job 8107:
Design QAM, start of the top module:
module QAM(clk, rst, en, Din, IFout);
input clk, rst, en;
input Din;
output reg signed [17:0] IFout;
wire [1:0] spc_out;
wire [1:0] sm_i;
wire [1:0] sm_q;
wire [1:0] lf_i;
wire [1:0] lf_q;
wire [1:0] usi_i;
wire [1:0] usi_q;
wire signed [17:0] srrc_i;
wire signed [17:0] srrc_q;
wire en0;
wire en1;
wire en2;
wire en3;
reg sm_ctrl;
reg [3:0] usi_ctrl;
reg [1:0] mix_cnt;
reg sync_i0, sync_i1, sync_q0, sync_q1;
reg ce2;
always @(posedge clk or posedge rst) begin
	if (rst) begin
	    ce2 <= 1'd0;
	end
	else begin
		ce2 <= ~ce2;
	end
end
assign en0 = en & ce2;
always @(posedge clk or posedge rst) begin
	if (rst) begin
	    sync_i0 <= 1'd0;
	    sync_q0 <= 1'd0; 
	end
	else begin
		sync_i0 <= sm_i[1];
		sync_q0 <= sm_q[1];
	end
end
always @(posedge clk or posedge rst) begin
	if (rst) begin
	    sync_i1 <= 1'd0;
	    sync_q1 <= 1'd0;
	end
	else begin
		sync_i1 <= sync_i0;
		sync_q1 <= sync_q0;
	end
end
always @(posedge clk or posedge rst) begin
	if (rst) begin
	    sm_ctrl <= 1'd0;
	end
	else if (ce2) begin
		sm_ctrl <= ~sm_ctrl;
	end
end
  ...
For scale: roughly 6900 cells after synthesis, ~1200 flip-flops, roughly 0.072 mm² of cells after synthesis.
==> flow/config.mk <==
export PLATFORM = sky130hd
export DESIGN_NAME = QAM
export DESIGN_NICKNAME = QAM
export VERILOG_FILES = /design/flow/design.v
export SDC_FILE = /design/flow/constraint.sdc
export NUM_CORES = 4
export LEC_CHECK = 0
export ABC_AREA = 0
export CAP_MARGIN = 20
export CELL_PAD_IN_SITES_DETAIL_PLACEMENT = 0
export CORE_ASPECT_RATIO = 0.89
export CORE_MARGIN = 2
export CORE_UTILIZATION = 36
export CTS_CLUSTER_DIAMETER = 171
export CTS_CLUSTER_SIZE = 24
export GPL_ROUTABILITY_DRIVEN = 1
export GPL_TIMING_DRIVEN = 0
export MIN_ROUTING_LAYER = met2
export PLACE_DENSITY = 0.65
export SETUP_SLACK_MARGIN = 0.37
export SLEW_MARGIN = 20
export TNS_END_PERCENT = 65
==> flow/constraint.sdc <==
create_clock -name core_clock -period 2.63 [get_ports {clk}]
set_input_delay 0.5260 -clock core_clock [delete_from_list [all_inputs] [get_ports {clk}]]
set_output_delay 0.5260 -clock core_clock [all_outputs]
set_load 0.01 [all_outputs]
run.sh (not shown) runs the stock make flow with config.mk's settings and CLKGATE_MAP_FILE=.
Every stage of job 8107 finished as expected; the final checks, on the other hand, flagged negative setup slack, which means the layout fails.
The inputs of job 885 differ from those of job 8107 as listed below.
==> flow/config.mk <==
export PLATFORM = sky130hd
export DESIGN_NAME = QAM
export DESIGN_NICKNAME = QAM
export VERILOG_FILES = /design/flow/design.v
export SDC_FILE = /design/flow/constraint.sdc
export NUM_CORES = 4
export LEC_CHECK = 0
export CAP_MARGIN = 20
export CORE_MARGIN = 2
export CORE_UTILIZATION = 40
export SLEW_MARGIN = 20
==> flow/constraint.sdc <==
create_clock -name core_clock -period 5.0 [get_ports {clk}]
set_input_delay 1.0000 -clock core_clock [delete_from_list [all_inputs] [get_ports {clk}]]
set_output_delay 1.0000 -clock core_clock [all_outputs]
set_load 0.01 [all_outputs]
Results
- Looking at the reports, job 885 completed the entire flow and the layout it produced met the timing, design-rule and antenna checks.
- Summary of the comparison: critical path depth is lower in job 885, relative to job 8107.
- For the minimum clock period, job 885 came in 360 ps higher than job 8107 did.
- Job 885 ends up with a maximum fanout encountered on the critical timing path that is 39 higher than in job 8107.
- On routed wire length, job 885 does better than job 8107.
- Final setup slack of the worst path: job 8107 and job 885 compared, lower one is job 8107
[inputs] job 8485 vs job 885
-- flow/config.mk --
<<< job 885, line 11
>>> job 8485, line 11
export CTS_CLUSTER_DIAMETER = 170
export GPL_TIMING_DRIVEN = 0
Findings:
Job 8485 | stages: all done | timing, DRC, antenna: all pass
Diff job 8485..job 885 | gate count after technology mapping | unchanged
On number of fill cells, job 8485 and job 885 are neck and neck.
Reported for job 8485 and job 885, final number of setup-violating endpoints turned out identical to the last digit.
Going from job 885 to job 8485, required time at the worst-slack endpoint rose by 40 ps, minimum clock period after layout now larger, critical path depth moved up.
When the final numbers for job 8485 and job 885 were put side by side, the layout overhead on the synthesized area turned out to be smaller in job 885.
Between job 8485 and job 885, the difference in cell count is negligible.
Looking at post-route worst setup slack, job 8485 sits 200 ps below job 885.
As far as final hold violation count goes, job 8485 and job 885 are indistinguishable; the numbers are identical.
